==> sierra: inputs <==
==> flow/design.v <==
/*verilator lint_off MULTITOP*/
module num_rpad #(
    parameter int IN_WIDTH  = 32,
    parameter int OUT_WIDTH = 32
) (
    input  logic [ IN_WIDTH-1:0] in,
    output logic [OUT_WIDTH-1:0] out
);
  localparam int EXTEND = OUT_WIDTH - IN_WIDTH;
  assign out = {in, {EXTEND{1'b0}}};
endmodule
module num_sneg #(
    parameter int WIDTH = 32
) (
    input  logic signed [WIDTH-1:0] in,
    output logic signed [WIDTH-1:0] out
);
  assign out = -in;
endmodule
module num_sabs #(
    parameter int WIDTH = 32
) (
    input  logic signed [WIDTH-1:0] in,
    output logic signed [WIDTH-1:0] out
);
  assign out = in[WIDTH-1] ? -in : in;
endmodule
module num_min #(
    parameter int WIDTH = 32
) (
    input  logic [WIDTH-1:0] left,
    input  logic [WIDTH-1:0] right,
    output logic [WIDTH-1:0] out
);
  assign out = (left < right) ? left : right;
endmodule
module num_max #(
    parameter int WIDTH = 32
) (
    input  logic [WIDTH-1:0] left,
    input  logic [WIDTH-1:0] right,
    output logic [WIDTH-1:0] out
);
  assign out = (left > right) ? left : right;
endmodule
module num_smin #(
    parameter int WIDTH = 32
) (
    input  logic signed [WIDTH-1:0] left,
    input  logic signed [WIDTH-1:0] right,
    output logic signed [WIDTH-1:0] out
);
  assign out = (left < right) ? left : right;
endmodule
module num_smax #(
    parameter int WIDTH = 32
) (
    input  logic signed [WIDTH-1:0] left,
    input  logic signed [WIDTH-1:0] right,
    output logic signed [WIDTH-1:0] out
);
  assign out = (left > right) ? left : right;
endmodule
module num_ssignbit #(
    parameter int WIDTH = 32
) (
    input logic signed [WIDTH-1:0] in,
    output logic out
);
  assign out = in[WIDTH-1];
endmodule
module num_sadd #(
    parameter int LEFT_WIDTH = 32,
    parameter int LEFT_LSB = 0,
    parameter int RIGHT_WIDTH = 32,
    parameter int RIGHT_LSB = 0,
    parameter int OUT_WIDTH = 33
) (
    input  logic signed [ LEFT_WIDTH-1:0] left,
    input  logic signed [RIGHT_WIDTH-1:0] right,
    output logic signed [  OUT_WIDTH-1:0] out
);
  logic signed [  LEFT_LSB+LEFT_WIDTH-1:0] left_aligned;
  logic signed [RIGHT_LSB+RIGHT_WIDTH-1:0] right_aligned;
  assign left_aligned = {left, {LEFT_LSB{1'b0}}};
  assign right_aligned = {right, {RIGHT_LSB{1'b0}}};
  assign out = left_aligned + right_aligned;
endmodule
module num_smul #(
    parameter int LEFT_WIDTH = 32,
    parameter int RIGHT_WIDTH = 32,
    parameter int OUT_WIDTH = 64,
    parameter int OUT_LSB = 0
) (
    input  logic signed [ LEFT_WIDTH-1:0] left,
    input  logic signed [RIGHT_WIDTH-1:0] right,
    input  logic                          go,
    input  logic                          reset,
    input  logic                          clk,
    output logic signed [  OUT_WIDTH-1:0] out,
    output logic                          done
);
  logic [1:0] done_buffer;
  assign done = done_buffer[1];
  logic signed [       LEFT_WIDTH-1:0] left_tmp;
  logic signed [      RIGHT_WIDTH-1:0] right_tmp;
  logic signed [OUT_LSB+OUT_WIDTH-1:0] out_tmp;
  assign out = out_tmp[OUT_LSB+OUT_WIDTH-1:OUT_LSB];
  always_ff @(posedge clk) begin
    if (go) begin
      done_buffer[0] <= 1;
      done_buffer[1] <= done_buffer[0];
    end else begin
      done_buffer <= 0;
    end
  end
  always_ff @(posedge clk) begin
    if (!reset && go) begin
      left_tmp  <= left;
      right_tmp <= right;
    end else begin
      left_tmp  <= 0;
      right_tmp <= 0;
    end
  end
  always_ff @(posedge clk) begin
    if (reset) begin
      out_tmp <= 0;
    end else if (go) begin
      out_tmp <= left_tmp * right_tmp;
    end else begin
      out_tmp <= out_tmp;
    end
  end
endmodule
module smul_q31 (
    input  logic        clk,
    input  logic        reset,
    input  logic        go,
    input  logic [31:0] left,
    input  logic [31:0] right,
    output logic [31:0] out,
    output logic        done
);
  num_smul #(
      .LEFT_WIDTH (32),
      .RIGHT_WIDTH(32),
      .OUT_WIDTH  (32),
      .OUT_LSB    (31)
  ) mul (
      .left (left),
      .right(right),
      .go   (go),
      .reset(reset),
      .clk  (clk),
      .out  (out),
      .done (done)
  );
endmodule
==> flow/run.sh <==
#!/bin/bash
# the make line also repeats each setting of config.mk as NAME=value (left out here)
make -C /OpenROAD-flow-scripts/flow DESIGN_CONFIG=/design/flow/config.mk WORK_HOME=/design/flow/orfs CLKGATE_MAP_FILE= finish
==> flow/config.mk <==
export PLATFORM = sky130hd
export DESIGN_NAME = smul_q31
export DESIGN_NICKNAME = smul_q31
export VERILOG_FILES = /design/flow/design.v
export SDC_FILE = /design/flow/constraint.sdc
export NUM_CORES = 4
export LEC_CHECK = 0
export CAP_MARGIN = 25
export CELL_PAD_IN_SITES_GLOBAL_PLACEMENT = 0
export CORE_MARGIN = 9
export CORE_UTILIZATION = 45
export CTS_CLUSTER_SIZE = 89
export GPL_ROUTABILITY_DRIVEN = 0
export PLACE_DENSITY_LB_ADDON = 0.05
export SETUP_SLACK_MARGIN = 2.5
export SLEW_MARGIN = 40
==> flow/constraint.sdc <==
create_clock -name core_clock -period 8.0 [get_ports {clk}]
set_input_delay 1.6000 -clock core_clock [delete_from_list [all_inputs] [get_ports {clk}]]
set_output_delay 1.6000 -clock core_clock [all_outputs]
set_load 0.01 [all_outputs]
==> inputs of lagoon, as changes to sierra <==
- CAP_MARGIN: 25 -> 20
- CELL_PAD_IN_SITES_GLOBAL_PLACEMENT: 0 -> not set
- CORE_MARGIN: 9 -> 2
- CORE_UTILIZATION: 45 -> 69
- CTS_CLUSTER_SIZE: 89 -> 95
- GPL_ROUTABILITY_DRIVEN: 0 -> not set
- PLACE_DENSITY_LB_ADDON: 0.05 -> not set
- SLEW_MARGIN: 40 -> 20
==> flow/constraint.sdc (replaced) <==
create_clock -name core_clock -period 10.9 [get_ports {clk}]
set_input_delay 2.1800 -clock core_clock [delete_from_list [all_inputs] [get_ports {clk}]]
set_output_delay 2.1800 -clock core_clock [all_outputs]
set_load 0.01 [all_outputs]
==> inputs of violet, as changes to sierra <==
- CAP_MARGIN: 25 -> 20
- CELL_PAD_IN_SITES_GLOBAL_PLACEMENT: 0 -> not set
- CORE_MARGIN: 9 -> 2
- CORE_UTILIZATION: 45 -> 72
- CTS_CLUSTER_SIZE: 89 -> not set
- GPL_ROUTABILITY_DRIVEN: 0 -> not set
- PLACE_DENSITY: not set -> 0.42
- PLACE_DENSITY_LB_ADDON: 0.05 -> not set
- SETUP_SLACK_MARGIN: 2.5 -> not set
- SLEW_MARGIN: 40 -> 20
==> flow/constraint.sdc (replaced) <==
create_clock -name core_clock -period 9.72 [get_ports {clk}]
set_input_delay 1.9440 -clock core_clock [delete_from_list [all_inputs] [get_ports {clk}]]
set_output_delay 1.9440 -clock core_clock [all_outputs]
set_load 0.01 [all_outputs]
==> inputs of fjord, as changes to sierra <==
- CAP_MARGIN: 25 -> 20
- CELL_PAD_IN_SITES_GLOBAL_PLACEMENT: 0 -> not set
- CORE_MARGIN: 9 -> 2
- CORE_UTILIZATION: 45 -> 9
- CTS_CLUSTER_SIZE: 89 -> not set
- GPL_ROUTABILITY_DRIVEN: 0 -> not set
- PLACE_DENSITY_LB_ADDON: 0.05 -> not set
- SLEW_MARGIN: 40 -> 20
==> flow/constraint.sdc (replaced) <==
create_clock -name core_clock -period 10.9 [get_ports {clk}]
set_input_delay 2.1800 -clock core_clock [delete_from_list [all_inputs] [get_ports {clk}]]
set_output_delay 2.1800 -clock core_clock [all_outputs]
set_load 0.01 [all_outputs]
==> impl_metrics.env <==
# yosys + openroad results
export IMPL_p_clk_share_pct=16.7
export IMPL_grt_antenna_before_repair=4
export IMPL_period_needed_ns=8.20
export IMPL_clk_latency_ns=0.43
export IMPL_status="finished clean"
export IMPL_die_y_um=240
export IMPL_cellPowerDensity_nw_per_um2=57.1
export IMPL_worstReg2RegEnd="mul.out_tmp[60]$_SDFFE_PP0P_"
The numbers above come from lagoon.

==> impl_metrics.env <==
# yosys + openroad results
export IMPL_status="finished clean"
export IMPL_worstReg2RegEnd="mul.out_tmp[60]$_SDFFE_PP0P_"
export IMPL_period_needed_ns=7.49
export IMPL_cellPowerDensity_nw_per_um2=79.9
export IMPL_die_y_um=310
export IMPL_clk_pin_slew_worst_paths_ns=0.11
The numbers above come from sierra.

==> impl_metrics.env <==
# yosys + openroad results
export IMPL_status="finished clean"
export IMPL_cellPowerDensity_nw_per_um2=64.8
export IMPL_worstReg2RegEnd="mul.out_tmp[60]$_SDFFE_PP0P_"
export IMPL_clk_latency_ns=0.42
export IMPL_p_clk_share_pct=17.3
The numbers above come from violet.

==> impl_metrics.env <==
# yosys + openroad results
export IMPL_status="finished clean"
export IMPL_clk_latency_ns=0.46
export IMPL_p_clk_share_pct=16.5
export IMPL_period_needed_ns=8.10
export IMPL_die_y_um=658
export IMPL_grt_antenna_before_repair=14
The numbers above come from fjord.


==> run a: inputs <==
// smul_q31: RTL as listed in full above, without the edits since
Settings: LEC_CHECK=0, ABC_AREA=1, CAP_MARGIN=20, CORE_ASPECT_RATIO=1.01, CORE_MARGIN=6, CORE_UTILIZATION=51, CTS_CLUSTER_DIAMETER=173, CTS_CLUSTER_SIZE=99, MAX_ROUTING_LAYER=met4, PLACE_DENSITY=0.75, SLEW_MARGIN=20; clock period 10.2 ns.
run.sh (not shown) runs the stock make flow with config.mk's settings and CLKGATE_MAP_FILE=.
==> run b: changes against run a <==
- ABC_AREA: 1 -> unset
- CORE_ASPECT_RATIO: 1.01 -> unset
- CORE_MARGIN: 6 -> 2
- CORE_UTILIZATION: 51 -> 71
- CTS_CLUSTER_DIAMETER: 173 -> 364
- CTS_CLUSTER_SIZE: 99 -> unset
- MAX_ROUTING_LAYER: met4 -> unset
- PLACE_DENSITY: 0.75 -> 0.38
==> flow/constraint.sdc (replaced) <==
create_clock -name core_clock -period 12.4 [get_ports {clk}]
set_input_delay 2.4800 -clock core_clock [delete_from_list [all_inputs] [get_ports {clk}]]
set_output_delay 2.4800 -clock core_clock [all_outputs]
set_load 0.01 [all_outputs]
==> run c: changes against run a <==
- CORE_ASPECT_RATIO: 1.01 -> unset
- CORE_MARGIN: 6 -> 2
- CORE_UTILIZATION: 51 -> 72
- CTS_CLUSTER_DIAMETER: 173 -> unset
- CTS_CLUSTER_SIZE: 99 -> 66
- PLACE_DENSITY: 0.75 -> unset
- PLACE_DENSITY_LB_ADDON: unset -> 0.23
==> flow/constraint.sdc (replaced) <==
create_clock -name core_clock -period 6.91 [get_ports {clk}]
set_input_delay 1.3820 -clock core_clock [delete_from_list [all_inputs] [get_ports {clk}]]
set_output_delay 1.3820 -clock core_clock [all_outputs]
set_load 0.01 [all_outputs]
==> run d: changes against run a <==
- ABC_AREA: 1 -> unset
- CORE_ASPECT_RATIO: 1.01 -> unset
- CORE_MARGIN: 6 -> 2
- CORE_UTILIZATION: 51 -> 11
- CTS_CLUSTER_DIAMETER: 173 -> unset
- CTS_CLUSTER_SIZE: 99 -> unset
- MAX_ROUTING_LAYER: met4 -> unset
- PLACE_DENSITY: 0.75 -> unset
- SETUP_SLACK_MARGIN: unset -> 2.5
==> flow/constraint.sdc (replaced) <==
create_clock -name core_clock -period 12.4 [get_ports {clk}]
set_input_delay 2.4800 -clock core_clock [delete_from_list [all_inputs] [get_ports {clk}]]
set_output_delay 2.4800 -clock core_clock [all_outputs]
set_load 0.01 [all_outputs]
==> qor summary <==
	run b	run a	run d	run c
Xor+xnor area frac	0.911%	0.235%	0.911%	0.235%
Clk_skew	0.0223 ns	0.0327 ns	0.0372 ns	0.0200 ns
Core Util at FP	71.6%	52.0%	11.0%	72.7%
Sequential cell area in the final layout	1970 µm²	1970 µm²	1980 µm²	2030 µm²
Switching share of power	49.5%	51.8%	49.8%	51.4%
First-pass GRT wire length	166 mm	183 mm	171 mm	197 mm
Clock network fraction of total power	16.8%	17.2%	16.8%	12.3%
Share of the final layout cell area in sequential cells	4.90%	4.56%	4.38%	4.16%
End of the worst register-to-register path	mul.out_tmp[60]	mul.out_tmp[53]	mul.out_tmp[60]	mul.out_tmp[56]
Most instantiated library cell after synthesis	sky130_fd_sc_hd__fa_1	sky130_fd_sc_hd__inv_1	sky130_fd_sc_hd__fa_1	sky130_fd_sc_hd__inv_1
Routed metal-1 wire length	35.0 mm	44.8 mm	42.4 mm	45.1 mm
Minimum clock period after layout	8.92 ns	8.14 ns	8.75 ns	7.29 ns
Setup slack of the most critical reg-to-reg path	3.48 ns	2.06 ns	3.65 ns	-0.38 ns
Routed len/inst	21.6 µm	17.8 µm	12.4 µm	22.6 µm
Power share of the combinational group	63.9%	64.2%	63.6%	74.5%
Run status	finished clean	finished clean	finished clean	complete, but fails checks
Layout check failures	-	-	-	setup timing
Power dissipated in combinational cells	1.29 mW	1.64 mW	1.28 mW	3.80 mW
Sum of net half-perimeters after detailed placement	79.9 mm	93.5 mm	86.4 mm	103 mm
DR vias	27300	31900	26200	37100
Required time of the critical path	12.70 ns	10.53 ns	12.71 ns	7.25 ns
Clock-cell share of area	0.771%	0.760%	0.696%	0.627%
MUX area fraction	0.443%	0%	0.443%	0%
Overall global routing resource usage	39.0%	27.2%	6.22%	45.2%
Measured slew at the worst slew-check pin	1.09 ns	1.01 ns	1.02 ns	1.07 ns
Count of endpoints failing setup in the final report	0	0	0	32
Max IR drop VDD	0.0000847 V	0.0000920 V	0.000120 V	0.000188 V
Headroom to the max-slew limit	27.4%	32.6%	31.8%	28.9%
Power and IR drop assume default switching activity.
